**design.v**
```verilog
`timescale 1ns / 1ps
module md5_operation(input [1:0] round, input [3:0] phase, input [511:0] message, input [127:0] current_state, output [127:0] next_state);
	assign next_state = {current_state[31:0], round_operation(round, phase, message, current_state), current_state[95:32]};
	function [4:0] S(input [1:0] round, input [3:0] phase);
		case({round,phase[1:0]})
			4'b00_00: S = 5'd7;
			4'b00_01: S = 5'd12;
			4'b00_10: S = 5'd17;
			4'b00_11: S = 5'd22;
			4'b01_00: S = 5'd5;
			4'b01_01: S = 5'd9;
			4'b01_10: S = 5'd14;
			4'b01_11: S = 5'd20;
			4'b10_00: S = 5'd4;
			4'b10_01: S = 5'd11;
			4'b10_10: S = 5'd16;
			4'b10_11: S = 5'd23;
			4'b11_00: S = 5'd6;
			4'b11_01: S = 5'd10;
			4'b11_10: S = 5'd15;
			4'b11_11: S = 5'd21;
		endcase
	endfunction
	function [3:0] K(input [1:0] round, input [3:0] phase);
		case( {round, phase} )
			6'b00_0000: K = 4'd0; 
			6'b00_0001: K = 4'd1; 
			6'b00_0010: K = 4'd2; 
			6'b00_0011: K = 4'd3; 
			6'b00_0100: K = 4'd4; 
			6'b00_0101: K = 4'd5; 
			6'b00_0110: K = 4'd6; 
			6'b00_0111: K = 4'd7; 
			6'b00_1000: K = 4'd8; 
			6'b00_1001: K = 4'd9; 
			6'b00_1010: K = 4'd10; 
			6'b00_1011: K = 4'd11; 
			6'b00_1100: K = 4'd12; 
			6'b00_1101: K = 4'd13; 
			6'b00_1110: K = 4'd14; 
			6'b00_1111: K = 4'd15; 
			6'b01_0000: K = 4'd1; 
			6'b01_0001: K = 4'd6; 
			6'b01_0010: K = 4'd11; 
			6'b01_0011: K = 4'd0; 
			6'b01_0100: K = 4'd5; 
			6'b01_0101: K = 4'd10; 
			6'b01_0110: K = 4'd15; 
			6'b01_0111: K = 4'd4; 
			6'b01_1000: K = 4'd9; 
			6'b01_1001: K = 4'd14; 
			6'b01_1010: K = 4'd3; 
			6'b01_1011: K = 4'd8; 
			6'b01_1100: K = 4'd13; 
			6'b01_1101: K = 4'd2; 
			6'b01_1110: K = 4'd7; 
			6'b01_1111: K = 4'd12; 
			6'b10_0000: K = 4'd5; 
			6'b10_0001: K = 4'd8; 
			6'b10_0010: K = 4'd11; 
			6'b10_0011: K = 4'd14; 
			6'b10_0100: K = 4'd1; 
			6'b10_0101: K = 4'd4; 
			6'b10_0110: K = 4'd7; 
			6'b10_0111: K = 4'd10; 
			6'b10_1000: K = 4'd13; 
			6'b10_1001: K = 4'd0; 
			6'b10_1010: K = 4'd3; 
			6'b10_1011: K = 4'd6; 
			6'b10_1100: K = 4'd9; 
			6'b10_1101: K = 4'd12; 
			6'b10_1110: K = 4'd15; 
			6'b10_1111: K = 4'd2; 
			6'b11_0000: K = 4'd0; 
			6'b11_0001: K = 4'd7; 
			6'b11_0010: K = 4'd14; 
			6'b11_0011: K = 4'd5; 
			6'b11_0100: K = 4'd12; 
			6'b11_0101: K = 4'd3; 
			6'b11_0110: K = 4'd10; 
			6'b11_0111: K = 4'd1; 
			6'b11_1000: K = 4'd8; 
			6'b11_1001: K = 4'd15; 
			6'b11_1010: K = 4'd6; 
			6'b11_1011: K = 4'd13; 
			6'b11_1100: K = 4'd4; 
			6'b11_1101: K = 4'd11; 
			6'b11_1110: K = 4'd2; 
			default:    K = 4'd9; 
		endcase
	endfunction
	function [31:0] T(input [1:0] round, input [3:0] phase);
		case( {round, phase} )
			6'b00_0000: T = 32'hd76aa478;
			6'b00_0001: T = 32'he8c7b756;
			6'b00_0010: T = 32'h242070db;
			6'b00_0011: T = 32'hc1bdceee;
			6'b00_0100: T = 32'hf57c0faf;
			6'b00_0101: T = 32'h4787c62a;
			6'b00_0110: T = 32'ha8304613;
			6'b00_0111: T = 32'hfd469501;
			6'b00_1000: T = 32'h698098d8;
			6'b00_1001: T = 32'h8b44f7af;
			6'b00_1010: T = 32'hffff5bb1;
			6'b00_1011: T = 32'h895cd7be;
			6'b00_1100: T = 32'h6b901122;
			6'b00_1101: T = 32'hfd987193;
			6'b00_1110: T = 32'ha679438e;
			6'b00_1111: T = 32'h49b40821;
			6'b01_0000: T = 32'hf61e2562;
			6'b01_0001: T = 32'hc040b340;
			6'b01_0010: T = 32'h265e5a51;
			6'b01_0011: T = 32'he9b6c7aa;
			6'b01_0100: T = 32'hd62f105d;
			6'b01_0101: T = 32'h02441453;
			6'b01_0110: T = 32'hd8a1e681;
			6'b01_0111: T = 32'he7d3fbc8;
			6'b01_1000: T = 32'h21e1cde6;
			6'b01_1001: T = 32'hc33707d6;
			6'b01_1010: T = 32'hf4d50d87;
			6'b01_1011: T = 32'h455a14ed;
			6'b01_1100: T = 32'ha9e3e905;
			6'b01_1101: T = 32'hfcefa3f8;
			6'b01_1110: T = 32'h676f02d9;
			6'b01_1111: T = 32'h8d2a4c8a;
			6'b10_0000: T = 32'hfffa3942;
			6'b10_0001: T = 32'h8771f681;
			6'b10_0010: T = 32'h6d9d6122;
			6'b10_0011: T = 32'hfde5380c;
			6'b10_0100: T = 32'ha4beea44;
			6'b10_0101: T = 32'h4bdecfa9;
			6'b10_0110: T = 32'hf6bb4b60;
			6'b10_0111: T = 32'hbebfbc70;
			6'b10_1000: T = 32'h289b7ec6;
			6'b10_1001: T = 32'heaa127fa;
			6'b10_1010: T = 32'hd4ef3085;
			6'b10_1011: T = 32'h04881d05;
			6'b10_1100: T = 32'hd9d4d039;
			6'b10_1101: T = 32'he6db99e5;
			6'b10_1110: T = 32'h1fa27cf8;
			6'b10_1111: T = 32'hc4ac5665;
			6'b11_0000: T = 32'hf4292244;
			6'b11_0001: T = 32'h432aff97;
			6'b11_0010: T = 32'hab9423a7;
			6'b11_0011: T = 32'hfc93a039;
			6'b11_0100: T = 32'h655b59c3;
			6'b11_0101: T = 32'h8f0ccc92;
			6'b11_0110: T = 32'hffeff47d;
			6'b11_0111: T = 32'h85845dd1;
			6'b11_1000: T = 32'h6fa87e4f;
			6'b11_1001: T = 32'hfe2ce6e0;
			6'b11_1010: T = 32'ha3014314;
			6'b11_1011: T = 32'h4e0811a1;
			6'b11_1100: T = 32'hf7537e82;
			6'b11_1101: T = 32'hbd3af235;
			6'b11_1110: T = 32'h2ad7d2bb;
			6'b11_1111: T = 32'heb86d391;
			default:    T = 32'hxxxxxxxx;
		endcase
	endfunction
	function [31:0] round_operation(input [1:0] round, input [3:0] phase, input [511:0] message, input [127:0] current_state);
		reg [31:0] a, b, c, d;
		reg [31:0] before_shift;
		begin
			{a, b, c, d} = current_state;
			case(round)
				2'b00:   before_shift = (b&c | ~b&d);    
				2'b01:   before_shift = (b&d | c& ~d);   
				2'b10:   before_shift = (b ^ c ^ d);     
				default: before_shift = (c ^ (b | ~d));  
			endcase
			before_shift = before_shift + a + message[480-32*K(round,phase) +: 32] + T(round, phase);
			round_operation = b + ((before_shift << S(round, phase)) | (before_shift >> (32-S(round, phase))));
		end
	endfunction
endmodule
`timescale 1ns / 1ps
module md5_iter(output wire [127:0] digest_o, output reg valid, output reg [63:0] value, input clk, rst, input [63:0] message, input new_message);
	reg [1:0] round;
	reg [3:0] phase;
	reg [127:0] digest;
	wire [511:0] padded_message;
	reg [127:0] current_state;
	wire [127:0] next_state;
	reg idle;
	always @ (posedge clk) begin
		if( rst ) begin
			round <= 2'd0;
			phase <= 4'd0;
			valid <= 1'b0;
			current_state <= {32'h67452301, 32'hefcdab89, 32'h98badcfe, 32'h10325476};
			digest <= 128'd0;
			value <= 128'd0;
			idle <= 1'b1;
		end
		else begin
			if( idle ) begin
				round <= 2'd0;
				phase <= 4'd0;
				current_state <= {32'h67452301, 32'hefcdab89, 32'h98badcfe, 32'h10325476};
				idle <= ~new_message;
				if( new_message ) begin
					value <= message;
					valid <= 1'b0;
					digest <= 128'd0;
				end
			end
			else begin
				phase <= phase + 4'd1;
				if( phase == 4'd15 ) begin
					round <= round + 2'd1;
					if( round == 2'd3 ) begin
						valid <= 1'b1;
						digest <= {next_state[127:96]+32'h67452301, next_state[95:64]+32'hefcdab89,  next_state[63:32]+32'h98badcfe, next_state[31:0]+32'h10325476};
						idle <= 1'b1;
					end
				end
				current_state <= next_state;
			end
		end
	end
	md5_operation md50(.round(round), .phase(phase), .message(padded_message), .current_state(current_state), .next_state(next_state));
    assign digest_o[127:96] = {digest[103:96], digest[111:104], digest[119:112], digest[127:120]};
	assign digest_o[95:64] =  {digest[71:64], digest[79:72], digest[87:80], digest[95:88]};
	assign digest_o[63:32] =  {digest[39:32], digest[47:40], digest[55:48], digest[63:56]};
	assign digest_o[31:0] =  {digest[7:0], digest[15:8], digest[23:16], digest[31:24]};
	assign padded_message = {
		message[39:32], message[47:40], message[55:48], message[63:56],
		message[7:0], message[15:8], message[23:16], message[31:24],
		24'd0, 8'b10000000, 352'd0, 24'd0, 8'd64, 32'd0};
endmodule
```
**run.sh**
```bash
#!/bin/bash
# the make line also repeats each setting of config.mk as NAME=value (left out here)
make -C /OpenROAD-flow-scripts/flow DESIGN_CONFIG=/design/flow/config.mk WORK_HOME=/design/flow/orfs CLKGATE_MAP_FILE= finish
```
**config.mk**
```make
export PLATFORM = sky130hd
export DESIGN_NAME = md5_iter
export DESIGN_NICKNAME = md5_iter
export VERILOG_FILES = /design/flow/design.v
export SDC_FILE = /design/flow/constraint.sdc
export NUM_CORES = 4
export LEC_CHECK = 0
export ABC_AREA = 1
export CAP_MARGIN = 20
export CELL_PAD_IN_SITES_GLOBAL_PLACEMENT = 0
export CORE_MARGIN = 4
export CORE_UTILIZATION = 70
export CTS_CLUSTER_SIZE = 27
export GPL_ROUTABILITY_DRIVEN = 1
export GPL_TIMING_DRIVEN = 1
export HOLD_SLACK_MARGIN = 0.28
export MAX_ROUTING_LAYER = met5
export PLACE_DENSITY = 0.95
export SETUP_SLACK_MARGIN = 1.91
export SLEW_MARGIN = 20
```
**constraint.sdc**
```tcl
create_clock -name core_clock -period 6.64 [get_ports {clk}]
set_input_delay 1.3280 -clock core_clock [delete_from_list [all_inputs] [get_ports {clk}]]
set_output_delay 1.3280 -clock core_clock [all_outputs]
set_load 0.01 [all_outputs]
```
==> impl_metrics.tcl, run 1 <==
# collected from the flow reports
set metrics [dict create \
    status "did not finish" \
    lastStage "clock tree synthesis (4_1_cts)" \
    tool.error "[ERROR DPL-0038] Utilization greater than 100%, impossible to legalize" \
    die_area_um2 41600 \
    synth_area_um2 26900 \
    rows 71 \
    async_reset_ff_share_pct 0 \
    adder_share_pct 8.96 \
    synth_area_per_cell_um2 6.12 \
    fp_nets 4611 \
    yosysMostFrequentCell "nand2_1" \
    flop_cell "dfxtp_1" \
    io_pins 260 \
    yosysSeqAreaShare_pct 24.4 \
    ys_types 69 \
    ys.flops 328 \
    syn_inst 4390 \
    core_region_area_um2 37800 \
    io_buffers 259 \
    initCoreUtil_pct 71.2 \
    dieHeight_um 204 \
    place_inst 5798 \
    aoi_share_pct 21.6 \
    ys_cells 4390 \
    yosysWarnings 2 \
    synth_top_cell_by_area "dfxtp_1" \
    synthXorXnorAreaFrac_pct 2.04 \
    logic_family "simple AND/OR/NAND/NOR gates" \
    postPlaceCellArea_um2 36000 \
    top_cell_area_share_pct 24.4 \
    area_leaders "dfxtp_1 (24%), nand2_1 (16%), o21ai_0 (7.6%), nor2_1 (7.0%), a21oi_1 (6.8%)" \
    yosys-top-cells-count "nand2_1 (1,141), nor2_1 (502), inv_1 (457)" \
    edf_count 0 \
    dp_hpwl_mm 118 \
    gp_congestion 1.33 \
    yosys_area_um2 26900 \
    ys_sh_mux_pct 0.186 \
    die_x_um 204 \
    place_ws_ns -2.58 \
    simple_gate_area_share_pct 33.1 \
]
-- per-stage QoR --
step	hold WS [ns]	utilization [%]
floorplan	0.452	-
global placement	0.451	95.3
detailed placement	0.458	95.3
==> run 2, diff against run 1 <==
Settings changed: ABC_AREA 1 to 0, CORE_ASPECT_RATIO set to 0.78, CORE_MARGIN 4 to 2, CORE_UTILIZATION 70 to 41, CTS_CLUSTER_SIZE 27 to not set, GPL_ROUTABILITY_DRIVEN 1 to not set, GPL_TIMING_DRIVEN 1 to 0, HOLD_SLACK_MARGIN 0.28 to not set, MAX_ROUTING_LAYER met5 to not set, PLACE_DENSITY 0.95 to not set, SETUP_SLACK_MARGIN 1.91 to 3.21, SLEW_MARGIN 20 to 25.
Clock period 6.64 ns to 15.5 ns, I/O delays scaled along.
==> run 2 against run 1 <==
Net effect:
- now clean on timing, DRC and antenna
- synthesized cell count shrank 14%
- synthesized area grew 3.0%
- die size grew 67%
==> impl_metrics.tcl, run 2 <==
# place-and-route summary
set metrics [dict create \
    status "no timing/DRC/antenna violations" \
    endpoint "digest[88]" \
    clk_latency_ns 0.56 \
    yosys_area_um2 27700 \
    holdWs_ns 0.452 \
    ys.flops 328 \
    path_class "in2reg" \
    period_needed_ns 12.04 \
    die_x_um 298 \
    drtIter0Drc 3657 \
    cts_tree "yes" \
    synth_top_cell_by_area "dfxtp_1" \
    setup_violations 0 \
    synth_area_um2 27700 \
    cap_violations 0 \
    die_area_um2 69700 \
    simple_gate_area_share_pct 22.4 \
    mi_logic_area_um2 19400 \
    fp_nets 4011 \
    wl_per_cell_um 26.5 \
    fin_crit_sh_pct 77.7 \
    grt_overflow 0 \
    startpoint "message[57]" \
    adder_share_pct 8.69 \
    whs_path_depth 2 \
    cts.sinks 328 \
    async_reset_ff_share_pct 0 \
    logic_family "AND-OR/OR-AND gates" \
    ys_cells 3790 \
    design_area_um2 32800 \
    grt_use_total_pct 36.5 \
    ys_sh_mux_pct 6.72 \
    synth_area_per_cell_um2 7.31 \
    initCoreUtil_pct 41.2 \
    vias 30900 \
    grt_start_max_net_pins 16 \
    slew-limit-headroom_pct 25.3 \
    wirelength_mm 133 \
    yosys-top-cells-count "nand2_1 (597), a21oi_1 (374), dfxtp_1 (328)" \
    clock_skew_ns 0.0304 \
    rrSetupSlack_ns 3.60 \
    aoi_share_pct 25.5 \
    fillers 6869 \
    dieHeight_um 234 \
    gp_congestion 1.02 \
    rsz0062_at_grt "false" \
    holdCritStartpoint "value[41]" \
    warnings 45 \
    crit_path_end_kind "register" \
    path_common_cell "nand2_1" \
    worst_r2r_startpoint "phase[1]" \
    rr_endpoint "digest[88]" \
    edf_count 0 \
    dr.pass1.iters 6 \
    final_util_pct 48.9 \
    ys_types 93 \
    cts_buffer_depth 3 \
    cts_root_buf "clkbuf_16" \
    synthXorXnorAreaFrac_pct 6.29 \
    via_per_inst 6.15 \
    cp.arrival_ns 12.52 \
    cpPeakStageDelay_ns 0.50 \
    io_pins 260 \
    fmax_mhz 83.1 \
    grt_pass1_vias 27900 \
    post-route-drc-count 0 \
    rows 84 \
    clk_pin_slew_ns 0.06 \
    required_ns 15.98 \
    hold_violations 0 \
    finalSetupTns_ns 0 \
    path_buffers 3 \
    io_buffers 258 \
    core_region_area_um2 67200 \
    areaGrowthSynthToFinish_pct 18.6 \
    syn_inst 3790 \
    area_leaders "dfxtp_1 (24%), nand2_1 (8.1%), a21oi_1 (6.8%), fa_1 (4.6%), nor2_1 (4.2%)" \
    tightest_slew_ns 1.12 \
    ant_nets 0 \
    critPathMaxFanout 6 \
    slew_viol_final 0 \
    cp.depth 37 \
    flop_cell "dfxtp_1" \
    crit_family "AND-OR/OR-AND gates" \
    yosysWarnings 2 \
    yosysMostFrequentCell "nand2_1" \
    grt_pass1_wl_mm 190 \
    nets 4314 \
    cp-start-kind "primary input" \
    yosysSeqAreaShare_pct 23.7 \
    n_antenna_cell 0 \
    r2r_cells 43 \
    cts_buffers 36 \
    postPlaceCellArea_um2 31400 \
    regArea_um2 6570 \
    htreeDepth 2 \
    grt_antenna_before_repair 2 \
    dp_hpwl_mm 105 \
    hold_class "reg2reg" \
    top_cell_area_share_pct 23.7 \
    hold_end "value[41]" \
    critPathSlowestCell "fa_1" \
]
run 2: metal layers:
metal,routed length [um],GRT usage [%]
met5,13,0.420
met4,3760,9.94
met3,15300,10.2
met2,56000,54.7
met1,58000,51.0
run 2: per-stage QoR:
step / worst slack, ns / instances
global placement: 1.94 / 4951
floorplan: 5.18 / 3790
finish: 3.46 / 5021
global route: 3.23 / 5021
detailed placement: 2.05 / 4952
CTS: 3.21 / 5015
run 2: final cells by class:
cell class,count,area share (%)
Inverter,144,1.66
Multi-Input combinational cell,2980,59.2
Buffer,338,4.05
Tap cell,903,3.44
Sequential cell,328,20.0
Clock buffer,54,3.28
Timing Repair Buffer,265,8.03
Clock inverter,9,0.350
run 2: what timing repair did:
action / in CTS / in global routing
resized: 13 / 35
hold buffers: 0 / 0
endpoints found under the setup margin: 28 / 18
buffers inserted: 0 / 5
pin swaps: 0 / 1
hold endpoints to repair: 0 / 0
==> run 3, diff against run 2 <==
Settings changed: ABC_AREA 0 to 1, CELL_PAD_IN_SITES_GLOBAL_PLACEMENT 0 to not set, CORE_ASPECT_RATIO 0.78 to not set, CORE_UTILIZATION 41 to 72, CTS_CLUSTER_SIZE set to 98, GPL_TIMING_DRIVEN 0 to not set, SETUP_SLACK_MARGIN 3.21 to not set, SLEW_MARGIN 25 to 20.
Clock period 15.5 ns to 5.8 ns, I/O delays scaled along.
==> run 3 against run 2 <==
Net effect:
- the flow now stops in detailed placement (3_5_place_dp)
- die size down 44%
- synthesized area down 2.9%
- synthesized cell count up 16%
==> impl_metrics.tcl, run 3 <==
# collected from the flow reports
set metrics [dict create \
    synthXorXnorAreaFrac_pct 2.04 \
    core_region_area_um2 36700 \
    initCoreUtil_pct 73.2 \
    synth_area_per_cell_um2 6.12 \
    gp_congestion 1.37 \
    logic_family "simple AND/OR/NAND/NOR gates" \
    edf_count 0 \
    die_x_um 197 \
    die_area_um2 38900 \
    aoi_share_pct 21.6 \
    yosys_area_um2 26900 \
    io_pins 260 \
    top_cell_area_share_pct 24.4 \
    fp_nets 4611 \
    yosysWarnings 2 \
    ys_cells 4390 \
    flop_cell "dfxtp_1" \
    simple_gate_area_share_pct 33.1 \
    io_buffers 259 \
    dieHeight_um 197 \
    ys.flops 328 \
    synth_top_cell_by_area "dfxtp_1" \
    synth_area_um2 26900 \
    yosys-top-cells-count "nand2_1 (1,141), nor2_1 (502), inv_1 (457)" \
    yosysMostFrequentCell "nand2_1" \
    tool.error "[ERROR DPL-0033] detailed placement checks failed during check placement." \
    area_leaders "dfxtp_1 (24%), nand2_1 (16%), o21ai_0 (7.6%), nor2_1 (7.0%), a21oi_1 (6.8%)" \
    syn_inst 4390 \
    ys_types 69 \
    lastStage "detailed placement (3_5_place_dp)" \
    ys_sh_mux_pct 0.186 \
    async_reset_ff_share_pct 0 \
    status "did not finish" \
    rows 70 \
    adder_share_pct 8.96 \
    yosysSeqAreaShare_pct 24.4 \
]
-- run 3: metrics by stage --
step	hold WS [ns]	setup WS [ns]
global placement	0.450	-2.20
floorplan	0.452	-1.70
==> run 4, diff against run 3 <==
Settings changed: ABC_AREA 1 to not set, CORE_ASPECT_RATIO set to 0.5, CTS_CLUSTER_DIAMETER set to 369, PLACE_DENSITY set to 0.84, SETUP_SLACK_MARGIN set to 1.4, TNS_END_PERCENT set to 5.
Clock period 5.8 ns to 5.88 ns, I/O delays scaled along.
==> run 4 against run 3 <==
Net effect:
- the flow again stops in detailed placement (3_5_place_dp)
- die size rose by 3.2%
- synthesized cell count is 14% lower
- synthesized area is 3.0% higher
==> impl_metrics.tcl, run 4 <==
# collected from the flow reports
set metrics [dict create \
    synth_area_um2 27700 \
    ys_cells 3790 \
    initCoreUtil_pct 73.5 \
    gp_congestion 1.22 \
    core_region_area_um2 37700 \
    yosysSeqAreaShare_pct 23.7 \
    yosysWarnings 2 \
    ys_types 93 \
    die_area_um2 40100 \
    fp_nets 4011 \
    aoi_share_pct 25.5 \
    flop_cell "dfxtp_1" \
    edf_count 0 \
    yosys-top-cells-count "nand2_1 (597), a21oi_1 (374), dfxtp_1 (328)" \
    top_cell_area_share_pct 23.7 \
    synth_top_cell_by_area "dfxtp_1" \
    logic_family "AND-OR/OR-AND gates" \
    rows 50 \
    tool.error "[ERROR DPL-0033] detailed placement checks failed during check placement." \
    ys_sh_mux_pct 6.72 \
    synth_area_per_cell_um2 7.31 \
    status "did not finish" \
    ys.flops 328 \
    dieHeight_um 143 \
    die_x_um 281 \
    simple_gate_area_share_pct 22.4 \
    adder_share_pct 8.69 \
    async_reset_ff_share_pct 0 \
    io_buffers 259 \
    synthXorXnorAreaFrac_pct 6.29 \
    io_pins 260 \
    area_leaders "dfxtp_1 (24%), nand2_1 (8.1%), a21oi_1 (6.8%), fa_1 (4.6%), nor2_1 (4.2%)" \
    syn_inst 3790 \
    yosys_area_um2 27700 \
    lastStage "detailed placement (3_5_place_dp)" \
    yosysMostFrequentCell "nand2_1" \
]
==> run 5, diff against run 4 <==
Settings changed: CORE_ASPECT_RATIO 0.5 to not set, CORE_UTILIZATION 72 to 55, CTS_CLUSTER_DIAMETER 369 to not set, CTS_CLUSTER_SIZE 98 to 53, PLACE_DENSITY 0.84 to not set, SETUP_SLACK_MARGIN 1.4 to not set, TNS_END_PERCENT 5 to not set.
Clock period 5.88 ns to 8.1 ns, I/O delays scaled along.
==> run 5 against run 4 <==
Net effect:
- the layout now fails its checks (negative setup slack)
- synthesized area did not move
- synthesized cell count did not move
- die size rose by 30%
==> impl_metrics.tcl, run 5 <==
# place-and-route summary
set metrics [dict create \
    place_ws_ns -1.85 \
    startpoint "phase[1]" \
    hold_end "value[1]" \
    period_needed_ns 9.75 \
    dp_hpwl_mm 97.6 \
    hold_class "reg2reg" \
    grt_pass1_wl_mm 211 \
    warnings 61 \
    vias 38200 \
    via_per_inst 7.05 \
    clk_latency_ns 0.62 \
    synth_area_um2 27700 \
    holdCritStartpoint "value[1]" \
    stdcell_count 5420 \
    cts_tree "yes" \
    fillers 2766 \
    grt_use_total_pct 51.9 \
    tightest_slew_ns 1.17 \
    fp_nets 4011 \
    cp.arrival_ns 10.27 \
    critPathMaxFanout 6 \
    yosys_area_um2 27700 \
    ys_cells 3790 \
    required_ns 8.62 \
    dr.pass1.iters 17 \
    ys.flops 328 \
    setup_violations 53 \
    adder_share_pct 8.69 \
    yosysSeqAreaShare_pct 23.7 \
    cts.sinks 328 \
    cp-start-kind "register" \
    crit_path_end_kind "register" \
    core_region_area_um2 50000 \
    failed_checks "negative setup slack" \
    wl_per_cell_um 28.9 \
    place_inst 5247 \
    final_util_pct 82.8 \
    wirelength_mm 156 \
    cpPeakStageDelay_ns 0.53 \
    cts_buffer_depth 3 \
    finalSetupTns_ns -46.62 \
    cp.depth 42 \
    clk_pin_slew_ns 0.09 \
    rr_endpoint "digest[89]" \
    edf_count 0 \
    io_buffers 259 \
    grt_pass1_vias 35900 \
    regArea_um2 6590 \
    clock_skew_ns 0.0409 \
    die_area_um2 52200 \
    worst_r2r_startpoint "phase[1]" \
    postPlaceCellArea_um2 37000 \
    die_x_um 228 \
    area_leaders "dfxtp_1 (24%), nand2_1 (8.1%), a21oi_1 (6.8%), fa_1 (4.6%), nor2_1 (4.2%)" \
    gp_congestion 1.14 \
    htreeDepth 2 \
    top_cell_area_share_pct 23.7 \
    status "finished with violations" \
    grt_start_max_net_pins 123 \
    ys_sh_mux_pct 6.72 \
    nets 4930 \
    slew_viol_final 0 \
    aoi_share_pct 25.5 \
    areaGrowthSynthToFinish_pct 49.3 \
    io_pins 260 \
    r2r_cells 42 \
    critPathSlowestCell "a2111oi_2" \
    cts_buffers 38 \
    drtIter0Drc 6652 \
    mi_logic_area_um2 21800 \
    rsz0062_at_grt "true" \
    simple_gate_area_share_pct 22.4 \
    whs_path_depth 2 \
    grt_overflow 0 \
    path_class "reg2reg" \
    cts_root_buf "clkbuf_16" \
    ctsHoldBuffers 0 \
    design_area_um2 41400 \
    rows 82 \
    dieHeight_um 228 \
    path_buffers 9 \
    post-route-drc-count 0 \
    synthXorXnorAreaFrac_pct 6.29 \
    synth_top_cell_by_area "dfxtp_1" \
    yosys-top-cells-count "nand2_1 (597), a21oi_1 (374), dfxtp_1 (328)" \
    ant_nets 0 \
    syn_inst 3790 \
    finalWorstSetupSlack_ns -1.65 \
    flop_cell "dfxtp_1" \
    cap_violations 0 \
    logic_family "AND-OR/OR-AND gates" \
    grt_antenna_before_repair 12 \
    yosysWarnings 2 \
    crit_family "AND-OR/OR-AND gates" \
    async_reset_ff_share_pct 0 \
    hold_violations 0 \
    rrSetupSlack_ns -1.65 \
    yosysMostFrequentCell "nand2_1" \
    ys_types 93 \
    endpoint "digest[89]" \
    slew-limit-headroom_pct 22.2 \
    fmax_mhz 103 \
    fin_crit_sh_pct 120 \
    initCoreUtil_pct 55.4 \
    synth_area_per_cell_um2 7.31 \
]
run 5: cell type report:
| type | count | share of cell area (%) |
|---|---|---|
| repair buffers | 1217 | 24.8 |
| well taps | 672 | 2.03 |
| flip-flops and latches | 328 | 15.9 |
| clock inverters | 13 | 0.436 |
| inverters | 144 | 1.34 |
| clock buffers | 56 | 2.76 |
| diodes | 10 | 0.0605 |
| multi-input cells | 2980 | 52.6 |
run 5: timing repair:
item	4_1_cts	5_1_grt
setup buffers	55	45
endpoints found under the setup margin	54	55
gates cloned	3	1
resized	279	184
pin swaps	129	106
run 5: routing by layer:
layer	vias up	track usage (%)	wire, um
met3	1614	16.8	23100
li1	15200	-	-
met4	16	43.0	19000
met2	3877	79.2	63100
met1	17500	59.4	50800
met5	-	0.919	484
run 5: metrics by stage:
step                hold WS (ns)
floorplan                  0.467
global placement           0.440
detailed placement         0.448
CTS                        0.455
global route               0.486
finish                     0.466
==> run 6, diff against run 5 <==
Settings changed: CORE_UTILIZATION 55 to 57, SLEW_MARGIN 20 to 30.
Clock period 8.1 ns to 5.47 ns, I/O delays scaled along.
==> run 6 against run 5 <==
Net effect:
- the run now fails in global routing (5_1_grt)
- synthesized cell count did not move
- die size fell by 3.5%
- synthesized area did not move
==> impl_metrics.tcl, run 6 <==
# collected from the flow reports
set metrics [dict create \
    aoi_share_pct 25.5 \
    flop_cell "dfxtp_1" \
    gp_congestion 1.11 \
    ys_sh_mux_pct 6.72 \
    lastStage "global routing (5_1_grt)" \
    io_pins 260 \
    synth_top_cell_by_area "dfxtp_1" \
    yosysMostFrequentCell "nand2_1" \
    syn_inst 3790 \
    yosys-top-cells-count "nand2_1 (597), a21oi_1 (374), dfxtp_1 (328)" \
    ys.flops 328 \
    ctsHoldBuffers 0 \
    cts_root_buf "clkbuf_16" \
    dp_hpwl_mm 96.2 \
    tool.error "[ERROR GRT-0232] Routing congestion too high. Check the congestion heatmap in the GUI." \
    synth_area_um2 27700 \
    io_buffers 259 \
    adder_share_pct 8.69 \
    cts_buffers 38 \
    yosysWarnings 2 \
    fp_nets 4011 \
    status "did not finish" \
    area_leaders "dfxtp_1 (24%), nand2_1 (8.1%), a21oi_1 (6.8%), fa_1 (4.6%), nor2_1 (4.2%)" \
    logic_family "AND-OR/OR-AND gates" \
    die_area_um2 50400 \
    cts_buffer_depth 3 \
    postPlaceCellArea_um2 37700 \
    dieHeight_um 224 \
    die_x_um 224 \
    synthXorXnorAreaFrac_pct 6.29 \
    grt_overflow 581 \
    ys_types 93 \
    ys_cells 3790 \
    top_cell_area_share_pct 23.7 \
    async_reset_ff_share_pct 0 \
    synth_area_per_cell_um2 7.31 \
    yosysSeqAreaShare_pct 23.7 \
    htreeDepth 2 \
    core_region_area_um2 47800 \
    initCoreUtil_pct 57.9 \
    simple_gate_area_share_pct 22.4 \
    rows 80 \
    grt_use_total_pct 83.6 \
    cts.sinks 328 \
    edf_count 0 \
    yosys_area_um2 27700 \
]
run 6: per-stage QoR:
step           utilization, %  setup slack, ns  std cells
4_1_cts                  85.4            -3.58       5400
3_5_place_dp             78.8            -4.03       5265
3_3_place_gp             78.8            -3.72       5265
2_1_floorplan               -            -3.12       3790
run 6: per-layer routing:
layer / GRT usage (%) / overflow
met1: 81.8 / 20
met2: 97.6 / 334
met3: 72.1 / 18
met4: 84.7 / 208
met5: 49.3 / 1
run 6: what timing repair did:
action,in CTS
cloned,1
gates resized,297
endpoints found under the setup margin,64
pin swaps,160
buffers inserted,80
==> run 7, diff against run 6 <==
Settings changed: ABC_AREA set to 1, CELL_PAD_IN_SITES_GLOBAL_PLACEMENT set to 0, CTS_CLUSTER_SIZE 53 to not set, GPL_ROUTABILITY_DRIVEN set to 1, GPL_TIMING_DRIVEN set to 1, MAX_ROUTING_LAYER set to met5, SETUP_SLACK_MARGIN set to 1.06, SLEW_MARGIN 30 to 20.
Clock period 5.47 ns to 7.45 ns, I/O delays scaled along.
==> run 7 against run 6 <==
Net effect:
- the flow again stops in global routing (5_1_grt)
- synthesized area down 2.9%
- synthesized cell count up 16%
- die size down 2.9%
==> impl_metrics.tcl, run 7 <==
# collected from the flow reports
set metrics [dict create \
    die_area_um2 48900 \
    synth_top_cell_by_area "dfxtp_1" \
    synth_area_um2 26900 \
    initCoreUtil_pct 57.7 \
    place_inst 5835 \
    status "did not finish" \
    yosysSeqAreaShare_pct 24.4 \
    yosys-top-cells-count "nand2_1 (1,141), nor2_1 (502), inv_1 (457)" \
    adder_share_pct 8.96 \
    io_buffers 259 \
    io_pins 260 \
    cts.sinks 328 \
    cts_buffer_depth 3 \
    dieHeight_um 221 \
    cts_root_buf "clkbuf_16" \
    ys.flops 328 \
    ys_sh_mux_pct 0.186 \
    top_cell_area_share_pct 24.4 \
    yosysMostFrequentCell "nand2_1" \
    ys_types 69 \
    dp_hpwl_mm 96.1 \
    fp_nets 4611 \
    tool.error "[ERROR GRT-0232] Routing congestion too high. Check the congestion heatmap in the GUI." \
    area_leaders "dfxtp_1 (24%), nand2_1 (16%), o21ai_0 (7.6%), nor2_1 (7.0%), a21oi_1 (6.8%)" \
    lastStage "global routing (5_1_grt)" \
    rows 79 \
    grt_overflow 41 \
    ys_cells 4390 \
    synth_area_per_cell_um2 6.12 \
    cts_buffers 37 \
    core_region_area_um2 46600 \
    flop_cell "dfxtp_1" \
    logic_family "simple AND/OR/NAND/NOR gates" \
    yosys_area_um2 26900 \
    aoi_share_pct 21.6 \
    synthXorXnorAreaFrac_pct 2.04 \
    syn_inst 4390 \
    htreeDepth 2 \
    grt_use_total_pct 77.1 \
    gp_congestion 1.19 \
    edf_count 0 \
    async_reset_ff_share_pct 0 \
    yosysWarnings 2 \
    die_x_um 221 \
    simple_gate_area_share_pct 33.1 \
    place_ws_ns -1.30 \
]
==> run 7: layer usage <==
metal	GRT overflow	global-route usage (%)
met3	6	64.0
met5	0	39.8
met2	18	92.5
met1	2	76.3
met4	15	75.5
==> run 7: what timing repair did <==
action                     in CTS
gates resized                 407
hold buffers                    0
buffers inserted               63
gates cloned                    2
setup endpoints to repair      64
pin swaps                     166
==> run 7: per-stage QoR <==
stage                     area, um2  hold WS [ns]  utilization [%]
after CTS                     39000         0.463             83.8
after global placement        35700         0.450             76.7
after detailed placement      35700         0.454             76.7
after floorplan               27200         0.452                -
==> run 8, diff against run 7 <==
Settings changed: ABC_AREA 1 to not set, CELL_PAD_IN_SITES_GLOBAL_PLACEMENT 0 to not set, CORE_UTILIZATION 57 to 66, CTS_CLUSTER_SIZE set to 39, GPL_ROUTABILITY_DRIVEN 1 to not set, GPL_TIMING_DRIVEN 1 to not set, MAX_ROUTING_LAYER met5 to not set, SETUP_SLACK_MARGIN 1.06 to -0.66.
Clock period 7.45 ns to 9.53 ns, I/O delays scaled along.
==> run 8 against run 7 <==
Net effect:
- the layout now fails its checks (negative setup slack)
- die size is 11% lower
- synthesized area is 3.0% higher
- synthesized cell count is 14% lower
==> impl_metrics.tcl, run 8 <==
# place-and-route summary
set metrics [dict create \
    rrSetupSlack_ns -0.50 \
    cts_root_buf "clkbuf_16" \
    post-route-drc-count 0 \
    postPlaceCellArea_um2 33600 \
    grt_antenna_before_repair 5 \
    cts.sinks 328 \
    synth_area_per_cell_um2 7.31 \
    synth_area_um2 27700 \
    vias 33100 \
    wirelength_mm 114 \
    met1_length_mm 39.1 \
    io_buffers 259 \
    crit_family "AND-OR/OR-AND gates" \
    hold_violations 0 \
    ctsHoldBuffers 0 \
    edf_count 0 \
    initCoreUtil_pct 66.5 \
    cpPeakStageDelay_ns 0.62 \
    core_region_area_um2 41700 \
    async_reset_ff_share_pct 0 \
    cp.arrival_ns 10.51 \
    syn_inst 3790 \
    cts_tree "yes" \
    warnings 53 \
    hold_class "reg2reg" \
    failed_checks "negative setup slack" \
    area_leaders "dfxtp_1 (24%), nand2_1 (8.1%), a21oi_1 (6.8%), fa_1 (4.6%), nor2_1 (4.2%)" \
    tightest_slew_ns 1.06 \
    wl_met3_mm 15.9 \
    place_ws_ns -1.13 \
    clk_latency_ns 0.58 \
    ant_nets 0 \
    worst_r2r_startpoint "phase[1]" \
    htreeDepth 2 \
    ys_cells 3790 \
    grt_start_max_net_pins 123 \
    rsz0062_at_grt "true" \
    cp.depth 42 \
    ys_sh_mux_pct 6.72 \
    period_needed_ns 10.03 \
    cts_buffers 35 \
    grt_pass1_vias 31800 \
    areaGrowthSynthToFinish_pct 26.5 \
    r2r_cells 42 \
    simple_gate_area_share_pct 22.4 \
    slew_viol_final 0 \
    clock_skew_ns 0.0323 \
    die_x_um 209 \
    whs_path_depth 2 \
    yosysWarnings 2 \
    required_ns 10.00 \
    path_class "reg2reg" \
    dp_hpwl_mm 83.0 \
    rr_endpoint "digest[88]" \
    yosys-top-cells-count "nand2_1 (597), a21oi_1 (374), dfxtp_1 (328)" \
    logic_family "AND-OR/OR-AND gates" \
    status "finished with violations" \
    fin_crit_sh_pct 105 \
    crit_path_end_kind "register" \
    grt_overflow 0 \
    rows 75 \
    flop_cell "dfxtp_1" \
    holdCritStartpoint "value[48]" \
    fmax_mhz 99.7 \
    startpoint "phase[1]" \
    slew-limit-headroom_pct 28.8 \
    fillers 2671 \
    yosysSeqAreaShare_pct 23.7 \
    path_buffers 7 \
    synth_top_cell_by_area "dfxtp_1" \
    die_area_um2 43600 \
    gp_congestion 1.22 \
    drtIter0Drc 5942 \
    nets 4486 \
    hold_end "value[48]" \
    yosysMostFrequentCell "nand2_1" \
    dr_wl_met2_mm 48.3 \
    top_layer "met5" \
    adder_share_pct 8.69 \
    cts_buffer_depth 3 \
    via_per_inst 6.85 \
    top_cell_area_share_pct 23.7 \
    clk_pin_slew_ns 0.08 \
    cap_violations 0 \
    ys.flops 328 \
    fp_nets 4011 \
    endpoint "digest[88]" \
    mi_logic_area_um2 19500 \
    grt_pass1_wl_mm 172 \
    dieHeight_um 209 \
    design_area_um2 35000 \
    cp-start-kind "register" \
    wl_per_cell_um 23.6 \
    yosys_area_um2 27700 \
    critPathMaxFanout 9 \
    finalWorstSetupSlack_ns -0.505 \
    regArea_um2 6580 \
    synthXorXnorAreaFrac_pct 6.29 \
    grt_use_total_pct 50.1 \
    critPathSlowestCell "fa_1" \
    final_util_pct 84.1 \
    dr.pass1.iters 13 \
    setup_violations 19 \
    io_pins 260 \
    aoi_share_pct 25.5 \
    ys_types 93 \
]
[run 8: layout make-up]
class	instances	share of cell area, %
Clock buffer	52	3.03
Inverter	144	1.54
Timing Repair Buffer	776	18.7
Antenna cell	2	0.0143
Tap cell	539	1.93
Clock inverter	10	0.286
Multi-Input combinational cell	2980	55.8
Sequential cell	328	18.8
[run 8: repair_timing]
item,CTS,global route
gates resized,0,46
setup buffers,0,5
endpoints found under the setup margin,0,23
[run 8: per-stage QoR]
stage               instances  TNS [ns]  hold slack, ns
detailed placement       4762    -21.44           0.446
CTS                      4824     -7.04           0.457
floorplan                3790   -0.0848           0.467
finish                   4831     -4.78           0.454
global route             4829    -12.39           0.478
global placement         4762    -12.79           0.441
[run 8: per-layer routing]
| layer | up-vias | global-route usage, % |
|---|---|---|
| li1 | 14300 | - |
| met1 | 15200 | 57.0 |
| met2 | 2713 | 77.2 |
| met3 | 888 | 19.0 |
| met4 | 8 | 36.1 |
| met5 | - | 0.445 |
==> run 9, diff against run 8 <==
Settings changed: CORE_UTILIZATION 66 to 25, CTS_CLUSTER_SIZE 39 to not set, SETUP_SLACK_MARGIN -0.66 to not set.
Clock period 9.53 ns to 15.1 ns, I/O delays scaled along.
==> run 9 against run 8 <==
Net effect:
- now clean on timing, DRC and antenna
- routed wire length is 1.1% lower
- synthesized area is the same
- cell count grew 10%
- flip-flop count stayed put
- first-iteration DRC count decreased by 42%
- sequential share of layout area rose by 1.4 points
- worst hold slack got worse by 0.0011 ns
- non-clock buffer count decreased by 468
- critical path type unchanged
- highest routed layer is now met4
==> impl_metrics.tcl, run 9 <==
# place-and-route summary
set metrics [dict create \
    cts_resized 0 \
    flop_cell "dfxtp_1" \
    rsz0062_at_grt "false" \
    synth_top_cell_by_area "dfxtp_1" \
    finalSetupTns_ns 0 \
    top_cell_area_share_pct 23.7 \
    fillers 12000 \
    rows 122 \
    ys.flops 328 \
    cts_root_buf "clkbuf_16" \
    status "no timing/DRC/antenna violations" \
    required_ns 15.62 \
    dieHeight_um 337 \
    post-route-drc-count 0 \
    crit_path_end_kind "register" \
    path_buffers 4 \
    synth_area_um2 27700 \
    cp.arrival_ns 12.55 \
    grt_pass1_vias 25600 \
    cp-start-kind "register" \
    finalWorstSetupSlack_ns 3.07 \
    wl_per_cell_um 21.2 \
    clock_skew_ns 0.0185 \
    postPlaceCellArea_um2 31300 \
    rrSetupSlack_ns 3.07 \
    hold_violations 0 \
    dr.pass1.iters 6 \
    clk_latency_ns 0.59 \
    slew_viol_final 0 \
    fin_crit_sh_pct 79.7 \
    place_ws_ns 3.08 \
    crit_family "AND-OR/OR-AND gates" \
    grt_overflow 0 \
    stdcell_count 5316 \
    synth_area_per_cell_um2 7.31 \
    io_buffers 259 \
    ys_sh_mux_pct 6.72 \
    edf_count 0 \
    cts_tree "yes" \
    path_common_cell "nand2_1" \
    critPathSlowestCell "a22oi_4" \
    fp_nets 4011 \
    ys_types 93 \
    rr_endpoint "digest[88]" \
    area_leaders "dfxtp_1 (24%), nand2_1 (8.1%), a21oi_1 (6.8%), fa_1 (4.6%), nor2_1 (4.2%)" \
    fmax_mhz 83.1 \
    yosys_area_um2 27700 \
    place_inst 5248 \
    die_area_um2 113000 \
    nets 4020 \
    use_met3_pct 2.67 \
    simple_gate_area_share_pct 22.4 \
    slew-limit-headroom_pct 26.1 \
    initCoreUtil_pct 25.1 \
    logic_family "AND-OR/OR-AND gates" \
    cpPeakStageDelay_ns 0.90 \
    aoi_share_pct 25.5 \
    ctsHoldBuffers 0 \
    cp.depth 40 \
    critPathMaxFanout 28 \
    final_util_pct 29.5 \
    adder_share_pct 8.69 \
    startpoint "phase[0]" \
    areaGrowthSynthToFinish_pct 17.6 \
    design_area_um2 32600 \
    path_class "reg2reg" \
    r2r_cells 40 \
    ant_nets 0 \
    async_reset_ff_share_pct 0 \
    warnings 44 \
    endpoint "digest[88]" \
    ys_cells 3790 \
    cts_buffer_depth 3 \
    whs_path_depth 2 \
    holdWs_ns 0.453 \
    cts_buffers 37 \
    yosys-top-cells-count "nand2_1 (597), a21oi_1 (374), dfxtp_1 (328)" \
    cap_violations 0 \
    via_per_inst 5.38 \
    period_needed_ns 12.03 \
    dp_hpwl_mm 83.6 \
    tightest_slew_ns 1.10 \
    cts_setup_buffers 0 \
    vias 28600 \
    grt_use_total_pct 18.8 \
    setup_violations 0 \
    busiest_layer "met1" \
    met1_usage_pct 28.4 \
    grt_antenna_before_repair 1 \
    hold_end "value[30]" \
    core_region_area_um2 110000 \
    met2_usage_pct 27.5 \
    gp_congestion 0.971 \
    yosysWarnings 2 \
    die_x_um 337 \
    wirelength_mm 113 \
    grt_pass1_wl_mm 165 \
    n_antenna_cell 0 \
    worst_r2r_startpoint "phase[0]" \
    clk_pin_slew_ns 0.07 \
    hold_class "reg2reg" \
    yosysSeqAreaShare_pct 23.7 \
    yosysMostFrequentCell "nand2_1" \
    drtIter0Drc 3448 \
    synthXorXnorAreaFrac_pct 6.29 \
    syn_inst 3790 \
    io_pins 260 \
    cts.sinks 328 \
    grt_start_max_net_pins 79 \
    holdCritStartpoint "value[30]" \
    htreeDepth 2 \
]
[run 9: routing by layer]
metal	up-vias	share of wire, %	routed length [um]
met4	0	2.8	3160
met2	1339	42	47600
met1	13700	46	52100
li1	13400	-	-
met3	173	8.6	9640
met5	-	0	0
[run 9: area by class of cell]
cell class	instances	area, um2	share of cell area, %
repair buffers	308	2960	9.10
multi-input cells	2980	19300	59.4
well taps	1488	1860	5.72
inverters	144	541	1.66
flip-flops and latches	328	6580	20.2
clock buffers	45	1030	3.15
clock inverters	23	246	0.757
==> run 10, diff against run 9 <==
Settings changed: CORE_UTILIZATION 25 to 55, SETUP_SLACK_MARGIN set to -0.66.
Clock period 15.1 ns to 7.13 ns, I/O delays scaled along.
==> run 10 against run 9 <==
Net effect:
- now fails the layout checks on negative setup slack
- critical path depth unchanged
- synthesized area unchanged
- die size decreased by 54%
- count of clock-buffer cells in the layout increased by 3
- global-route usage increased by 32 points
- cell count increased by 2.8%
- maximum frequency increased by 25%
- via count increased by 30%
- design area increased by 26%
- critical path type unchanged
- critical endpoint is now digest[80]
==> impl_metrics.tcl, run 10 <==
# place-and-route summary
set metrics [dict create \
    grt_antenna_before_repair 16 \
    core_region_area_um2 50000 \
    yosysWarnings 2 \
    grt_overflow 0 \
    ant_nets 0 \
    fmax_mhz 104 \
    cts_buffers 37 \
    clock_skew_ns 0.0369 \
    crit_family "AND-OR/OR-AND gates" \
    wirelength_mm 147 \
    top_cell_area_share_pct 23.7 \
    htreeDepth 2 \
    holdCritStartpoint "value[10]" \
    cts_buffer_depth 3 \
    cp.arrival_ns 10.10 \
    cp.depth 40 \
    dr.pass1.iters 15 \
    period_needed_ns 9.60 \
    finalSetupTns_ns -103.91 \
    async_reset_ff_share_pct 0 \
    hold_class "reg2reg" \
    edf_count 0 \
    worst_r2r_startpoint "round[0]" \
    ys_types 93 \
    simple_gate_area_share_pct 22.4 \
    grt_pass1_vias 35200 \
    synth_area_per_cell_um2 7.31 \
    r2r_cells 40 \
    critPathSlowestCell "fa_2" \
    rrSetupSlack_ns -2.47 \
    clk_pin_slew_ns 0.07 \
    aoi_share_pct 25.5 \
    synth_area_um2 27700 \
    warnings 53 \
    path_buffers 6 \
    critPathMaxFanout 13 \
    areaGrowthSynthToFinish_pct 48.0 \
    endpoint "digest[80]" \
    slew_viol_final 0 \
    grt_use_total_pct 50.4 \
    final_util_pct 82.0 \
    setup_violations 64 \
    cpPeakStageDelay_ns 0.60 \
    status "finished with violations" \
    fp_nets 4011 \
    path_class "reg2reg" \
    grt_pass1_wl_mm 205 \
    grt_start_max_net_pins 126 \
    via_per_inst 6.78 \
    rsz0062_at_grt "true" \
    initCoreUtil_pct 55.4 \
    mi_logic_area_um2 21400 \
    hold_end "value[10]" \
    path_common_cell "buf_4" \
    holdWs_ns 0.452 \
    vias 37100 \
    rows 82 \
    dieHeight_um 228 \
    post-route-drc-count 0 \
    synth_top_cell_by_area "dfxtp_1" \
    drtIter0Drc 6136 \
    fillers 2937 \
    adder_share_pct 8.69 \
    io_pins 260 \
    tightest_slew_ns 1.12 \
    cts.sinks 328 \
    die_x_um 228 \
    finalWorstSetupSlack_ns -2.47 \
    io_buffers 259 \
    ys_sh_mux_pct 6.72 \
    failed_checks "negative setup slack" \
    place_inst 5291 \
    dp_hpwl_mm 98.8 \
    cap_violations 0 \
    cp-start-kind "register" \
    clk_latency_ns 0.61 \
    regArea_um2 6590 \
    area_leaders "dfxtp_1 (24%), nand2_1 (8.1%), a21oi_1 (6.8%), fa_1 (4.6%), nor2_1 (4.2%)" \
    stdcell_count 5465 \
    nets 4975 \
    whs_path_depth 2 \
    required_ns 7.63 \
    ys.flops 328 \
    syn_inst 3790 \
    crit_path_end_kind "register" \
    fin_crit_sh_pct 135 \
    yosysSeqAreaShare_pct 23.7 \
    ys_cells 3790 \
    yosys_area_um2 27700 \
    slew-limit-headroom_pct 25.6 \
    logic_family "AND-OR/OR-AND gates" \
    cts_tree "yes" \
    yosysMostFrequentCell "nand2_1" \
    rr_endpoint "digest[80]" \
    yosys-top-cells-count "nand2_1 (597), a21oi_1 (374), dfxtp_1 (328)" \
    wl_per_cell_um 26.8 \
    synthXorXnorAreaFrac_pct 6.29 \
    startpoint "round[0]" \
    die_area_um2 52200 \
    gp_congestion 1.11 \
    cts_root_buf "clkbuf_16" \
    hold_violations 0 \
    flop_cell "dfxtp_1" \
]
## run 10: repair_timing
item,4_1_cts,5_1_grt
setup endpoints to repair,58,61
gates resized,179,163
gates cloned,1,0
pin swaps,93,93
hold buffers,0,0
buffers inserted,47,59
## run 10: stage by stage
stage	area (um2)	worst slack, ns
floorplan	28400	-1.47
global placement	37400	-2.47
detailed placement	37400	-2.40
CTS	39800	-1.79
global route	41000	-2.66
finish	41000	-2.47
## run 10: metal layers
metal / vias up / routed length [um] / global-route usage (%)
met5: - / 52 / 0.184
met4: 6 / 16700 / 41.1
met3: 1310 / 21000 / 16.8
met2: 3408 / 61000 / 78.2
met1: 17100 / 47800 / 56.4
li1: 15300 / - / -
## run 10: cell type report
type	instances	share of cell area [%]
Antenna cell	15	0.0916
Tap cell	672	2.05
Sequential cell	328	16.1
Timing Repair Buffer	1262	25.3
Clock buffer	48	2.58
Clock inverter	15	0.388
Inverter	144	1.37
Multi-Input combinational cell	2981	52.1
==> run 11, diff against run 10 <==
Settings changed: CORE_ASPECT_RATIO set to 0.92, CORE_UTILIZATION 55 to 58, CTS_CLUSTER_SIZE set to 61, SETUP_SLACK_MARGIN -0.66 to 2.45.
Clock period 7.13 ns to 8.45 ns, I/O delays scaled along.
==> run 11 against run 10 <==
Net effect:
- synthesized area stayed put
- the flow now stops in global routing (5_1_grt)
- synthesized cell count stayed put
- die size is 5.1% lower
==> impl_metrics.tcl, run 11 <==
# collected from the flow reports
set metrics [dict create \
    yosysWarnings 2 \
    flop_cell "dfxtp_1" \
    ys_sh_mux_pct 6.72 \
    io_buffers 259 \
    yosys-top-cells-count "nand2_1 (597), a21oi_1 (374), dfxtp_1 (328)" \
    grt_overflow 268 \
    initCoreUtil_pct 59.0 \
    top_cell_area_share_pct 23.7 \
    io_pins 260 \
    tool.error "[ERROR GRT-0232] Routing congestion too high. Check the congestion heatmap in the GUI." \
    rows 76 \
    gp_congestion 1.13 \
    simple_gate_area_share_pct 22.4 \
    aoi_share_pct 25.5 \
    synth_top_cell_by_area "dfxtp_1" \
    cts_buffer_depth 3 \
    cts.sinks 328 \
    logic_family "AND-OR/OR-AND gates" \
    async_reset_ff_share_pct 0 \
    die_area_um2 49500 \
    yosys_area_um2 27700 \
    cts_root_buf "clkbuf_16" \
    fp_nets 4011 \
    yosysSeqAreaShare_pct 23.7 \
    dieHeight_um 214 \
    grt_use_total_pct 77.0 \
    ys_types 93 \
    ys.flops 328 \
    synth_area_per_cell_um2 7.31 \
    cts_buffers 37 \
    ys_cells 3790 \
    area_leaders "dfxtp_1 (24%), nand2_1 (8.1%), a21oi_1 (6.8%), fa_1 (4.6%), nor2_1 (4.2%)" \
    core_region_area_um2 47000 \
    synthXorXnorAreaFrac_pct 6.29 \
    dp_hpwl_mm 94.4 \
    yosysMostFrequentCell "nand2_1" \
    die_x_um 232 \
    syn_inst 3790 \
    htreeDepth 2 \
    status "did not finish" \
    adder_share_pct 8.69 \
    lastStage "global routing (5_1_grt)" \
    edf_count 0 \
    ctsHoldBuffers 0 \
    synth_area_um2 27700 \
]
## run 11: through the flow
step	hold slack (ns)	utilization (%)	instance area, um2	setup WS [ns]	std cells
floorplan	0.467	-	28300	-0.200	3790
global placement	0.440	76.4	35900	-1.24	5055
detailed placement	0.449	76.4	35900	-1.44	5055
CTS	0.458	82.2	38600	-0.461	5175
## run 11: routing by layer
metal	global-route usage (%)	overflow
met1	76.5	9
met2	93.1	153
met3	63.2	8
met5	39.5	1
met4	75.2	97
## run 11: what timing repair did
action / in CTS
gates resized: 221
cloned: 2
buffers inserted: 50
setup endpoints to repair: 64
pin swaps: 116
==> run 12, diff against run 11 <==
Settings changed: CORE_ASPECT_RATIO 0.92 to not set, CORE_UTILIZATION 58 to 55, CTS_CLUSTER_SIZE 61 to not set, SETUP_SLACK_MARGIN 2.45 to not set.
Clock period 8.45 ns to 5.6 ns, I/O delays scaled along.
==> run 12 against run 11 <==
Net effect:
- the run again fails in global routing (5_1_grt)
- synthesized area did not move
- die size rose by 5.4%
- synthesized cell count did not move
==> impl_metrics.tcl, run 12 <==
# collected from the flow reports
set metrics [dict create \
    status "did not finish" \
    lastStage "global routing (5_1_grt)" \
    tool.error "[ERROR GRT-0232] Routing congestion too high. Check the congestion heatmap in the GUI." \
    aoi_share_pct 25.5 \
    yosys-top-cells-count "nand2_1 (597), a21oi_1 (374), dfxtp_1 (328)" \
    rows 82 \
    place_ws_ns -3.77 \
    dp_hpwl_mm 99.8 \
    postPlaceCellArea_um2 38000 \
    top_cell_area_share_pct 23.7 \
    die_x_um 228 \
    synth_top_cell_by_area "dfxtp_1" \
    gp_congestion 1.08 \
    cts_buffer_depth 3 \
    synth_area_per_cell_um2 7.31 \
    async_reset_ff_share_pct 0 \
    yosys_area_um2 27700 \
    grt_use_total_pct 69.7 \
    fp_nets 4011 \
    synth_area_um2 27700 \
    adder_share_pct 8.69 \
    simple_gate_area_share_pct 22.4 \
    flop_cell "dfxtp_1" \
    cts_buffers 38 \
    logic_family "AND-OR/OR-AND gates" \
    io_buffers 259 \
    htreeDepth 2 \
    cts_root_buf "clkbuf_16" \
    ys.flops 328 \
    area_leaders "dfxtp_1 (24%), nand2_1 (8.1%), a21oi_1 (6.8%), fa_1 (4.6%), nor2_1 (4.2%)" \
    ys_cells 3790 \
    io_pins 260 \
    yosysSeqAreaShare_pct 23.7 \
    core_region_area_um2 50000 \
    yosysWarnings 2 \
    ys_types 93 \
    initCoreUtil_pct 55.4 \
    synthXorXnorAreaFrac_pct 6.29 \
    grt_overflow 41 \
    syn_inst 3790 \
    die_area_um2 52200 \
    yosysMostFrequentCell "nand2_1" \
    ys_sh_mux_pct 6.72 \
    cts.sinks 328 \
    edf_count 0 \
    dieHeight_um 228 \
]
-- run 12: repair_timing --
action / 4_1_cts
endpoints found under the setup margin: 64
hold buffers: 0
gates cloned: 1
setup buffers: 58
pin swaps: 94
gates resized: 182
-- run 12: metrics by stage --
step           setup TNS (ns)  std cells
2_1_floorplan         -127.80       3790
3_3_place_gp          -177.16       5333
3_5_place_dp          -191.65       5333
4_1_cts               -164.20       5456
-- run 12: per-layer routing --
metal / overflow / global-route usage, %
met5: 0 / 25.6
met4: 27 / 66.0
met3: 0 / 50.9
met2: 12 / 89.3
met1: 2 / 70.6
==> run 13, diff against run 12 <==
Settings changed: ABC_AREA set to 1, CELL_PAD_IN_SITES_GLOBAL_PLACEMENT set to 0, CORE_UTILIZATION 55 to 70, CTS_CLUSTER_SIZE set to 27, GPL_ROUTABILITY_DRIVEN set to 1, GPL_TIMING_DRIVEN set to 1, MAX_ROUTING_LAYER set to met5, PLACE_DENSITY_LB_ADDON set to 0.01, SETUP_SLACK_MARGIN set to 1.89.
Clock period 5.6 ns to 6.64 ns, I/O delays scaled along.
==> run 13 against run 12 <==
Net effect:
- the flow stops in clock tree synthesis (4_1_cts)
- synthesized cell count rose by 16%
- die size fell by 23%
- synthesized area fell by 2.9%
==> impl_metrics.tcl, run 13 <==
# collected from the flow reports
set metrics [dict create \
    tool.error "[ERROR DPL-0038] Utilization greater than 100%, impossible to legalize" \
    synthXorXnorAreaFrac_pct 2.04 \
    async_reset_ff_share_pct 0 \
    postPlaceCellArea_um2 36000 \
    gp_congestion 1.35 \
    ys_cells 4390 \
    dp_hpwl_mm 110 \
    edf_count 0 \
    fp_nets 4611 \
    syn_inst 4390 \
    die_area_um2 40000 \
    simple_gate_area_share_pct 33.1 \
    top_cell_area_share_pct 24.4 \
    yosys-top-cells-count "nand2_1 (1,141), nor2_1 (502), inv_1 (457)" \
    flop_cell "dfxtp_1" \
    io_buffers 259 \
    yosysWarnings 2 \
    yosysMostFrequentCell "nand2_1" \
    status "did not finish" \
    initCoreUtil_pct 71.2 \
    synth_area_per_cell_um2 6.12 \
    adder_share_pct 8.96 \
    ys.flops 328 \
    logic_family "simple AND/OR/NAND/NOR gates" \
    io_pins 260 \
    die_x_um 200 \
    core_region_area_um2 37800 \
    synth_top_cell_by_area "dfxtp_1" \
    aoi_share_pct 21.6 \
    ys_sh_mux_pct 0.186 \
    yosysSeqAreaShare_pct 24.4 \
    area_leaders "dfxtp_1 (24%), nand2_1 (16%), o21ai_0 (7.6%), nor2_1 (7.0%), a21oi_1 (6.8%)" \
    synth_area_um2 26900 \
    place_ws_ns -2.47 \
    rows 71 \
    yosys_area_um2 26900 \
    ys_types 69 \
    lastStage "clock tree synthesis (4_1_cts)" \
    dieHeight_um 200 \
]
==> run 13: through the flow <==
| stage | util [%] | std cells | hold WS (ns) |
|---|---|---|---|
| 2_1_floorplan | - | 4390 | 0.452 |
| 3_3_place_gp | 95.3 | 5795 | 0.451 |
| 3_5_place_dp | 95.3 | 5795 | 0.454 |
==> run 14, diff against run 13 <==
Settings changed: CELL_PAD_IN_SITES_GLOBAL_PLACEMENT 0 to 2, CORE_ASPECT_RATIO set to 1.36, CORE_UTILIZATION 70 to 33, CTS_CLUSTER_SIZE 27 to not set, PLACE_DENSITY set to 0.72, PLACE_DENSITY_LB_ADDON 0.01 to not set, SETUP_SLACK_MARGIN 1.89 to -0.72.
Clock period 6.64 ns to 7.45 ns, I/O delays scaled along.
==> run 14 against run 13 <==
Net effect:
- the layout now fails its checks (negative setup slack)
- synthesized cell count unchanged
- die size up 110%
- synthesized area unchanged
==> impl_metrics.tcl, run 14 <==
# place-and-route summary
set metrics [dict create \
    rrSetupSlack_ns -0.58 \
    core_region_area_um2 81100 \
    simple_gate_area_share_pct 33.1 \
    io_buffers 259 \
    adder_share_pct 8.96 \
    startpoint "phase[0]" \
    yosys-top-cells-count "nand2_1 (1,141), nor2_1 (502), inv_1 (457)" \
    initCoreUtil_pct 33.2 \
    rr_endpoint "digest[94]" \
    synth_area_per_cell_um2 6.12 \
    dp_hpwl_mm 123 \
    flop_cell "dfxtp_1" \
    via_per_inst 5.24 \
    ys_types 69 \
    edf_count 0 \
    status "finished with violations" \
    cpPeakStageDelay_ns 0.50 \
    fp_nets 4611 \
    dieHeight_um 337 \
    holdCritStartpoint "digest[53]" \
    yosysSeqAreaShare_pct 24.4 \
    setup_violations 28 \
    cts_root_buf "clkbuf_16" \
    htreeDepth 2 \
    area_leaders "dfxtp_1 (24%), nand2_1 (16%), o21ai_0 (7.6%), nor2_1 (7.0%), a21oi_1 (6.8%)" \
    grt_overflow 0 \
    finalWorstSetupSlack_ns -0.585 \
    async_reset_ff_share_pct 0 \
    warnings 47 \
    cp.depth 51 \
    crit_family "simple AND/OR/NAND/NOR gates" \
    hold_class "reg2reg" \
    areaGrowthSynthToFinish_pct 52.6 \
    hold_violations 0 \
    wirelength_mm 152 \
    cts.sinks 328 \
    gp_congestion 1.00 \
    cp-start-kind "register" \
    cts_tree "yes" \
    design_area_um2 41000 \
    vias 34400 \
    postPlaceCellArea_um2 37400 \
    crit_path_end_kind "register" \
    yosysMostFrequentCell "nand2_1" \
    drtIter0Drc 2515 \
    ys.flops 328 \
    failed_checks "negative setup slack" \
    yosys_area_um2 26900 \
    r2r_cells 51 \
    grt_start_max_net_pins 78 \
    endpoint "digest[94]" \
    ys_sh_mux_pct 0.186 \
    top_cell_area_share_pct 24.4 \
    critPathMaxFanout 6 \
    path_class "reg2reg" \
    critPathSlowestCell "fa_1" \
    cp.arrival_ns 8.45 \
    die_x_um 249 \
    slew_viol_final 0 \
    slew-limit-headroom_pct 25.3 \
    grt_pass1_wl_mm 218 \
    clock_skew_ns 0.0542 \
    post-route-drc-count 0 \
    cts_buffers 40 \
    nets 5707 \
    io_pins 260 \
    period_needed_ns 8.03 \
    die_area_um2 83800 \
    ctsHoldBuffers 0 \
    grt_antenna_before_repair 6 \
    clk_pin_slew_ns 0.06 \
    rsz0062_at_grt "true" \
    aoi_share_pct 21.6 \
    worst_r2r_startpoint "phase[0]" \
    grt_use_total_pct 35.4 \
    synth_area_um2 26900 \
    wl_per_cell_um 23.2 \
    cts_buffer_depth 3 \
    rows 122 \
    path_buffers 12 \
    fmax_mhz 124 \
    required_ns 7.87 \
    yosysWarnings 2 \
    synth_top_cell_by_area "dfxtp_1" \
    final_util_pct 50.6 \
    synthXorXnorAreaFrac_pct 2.04 \
    fin_crit_sh_pct 108 \
    tightest_slew_ns 1.12 \
    grt_pass1_vias 33200 \
    syn_inst 4390 \
    clk_latency_ns 0.61 \
    dr.pass1.iters 27 \
    hold_end "digest[53]" \
    ys_cells 4390 \
    path_common_cell "nand3_1" \
    whs_path_depth 2 \
    ant_nets 0 \
    logic_family "simple AND/OR/NAND/NOR gates" \
    cap_violations 0 \
]
-- run 14: layout make-up --
type                       count  area [um2]
antenna                        4        10.0
tap                         1054        1320
timing repair inverter         1        5.00
multi-input combinational   3384       19500
inverter                     482        1830
clock inverter                13         170
fill                        8468       40000
clock buffer                  59        1160
timing repair buffer        1249       10400
sequential                   328        6580
-- run 14: metrics by stage --
step | hold slack (ns) | worst slack, ns | TNS (ns) | cells
after floorplan | 0.452 | -0.630 | -10.50 | 4390
after CTS | 0.465 | -0.726 | -15.83 | 6537
after detailed placement | 0.455 | -1.50 | -49.60 | 6451
after global placement | 0.450 | -1.56 | -50.55 | 6451
after global routing | 0.479 | -1.09 | -27.12 | 6571
final | 0.462 | -0.585 | -10.25 | 6574
-- run 14: per-layer routing --
metal / share of wire, % / track usage (%) / up-vias
met5: 0.022 / 0 / -
met4: 9.3 / 27.1 / 6
met3: 5.5 / 5.62 / 439
met2: 48 / 62.4 / 1261
met1: 37 / 38.1 / 16000
li1: - / - / 16700
-- run 14: timing repair --
action                     CTS  global route
pin swaps                   41           104
resized                    169           314
setup endpoints to repair   31            31
cloned                       0             1
setup buffers               15            37
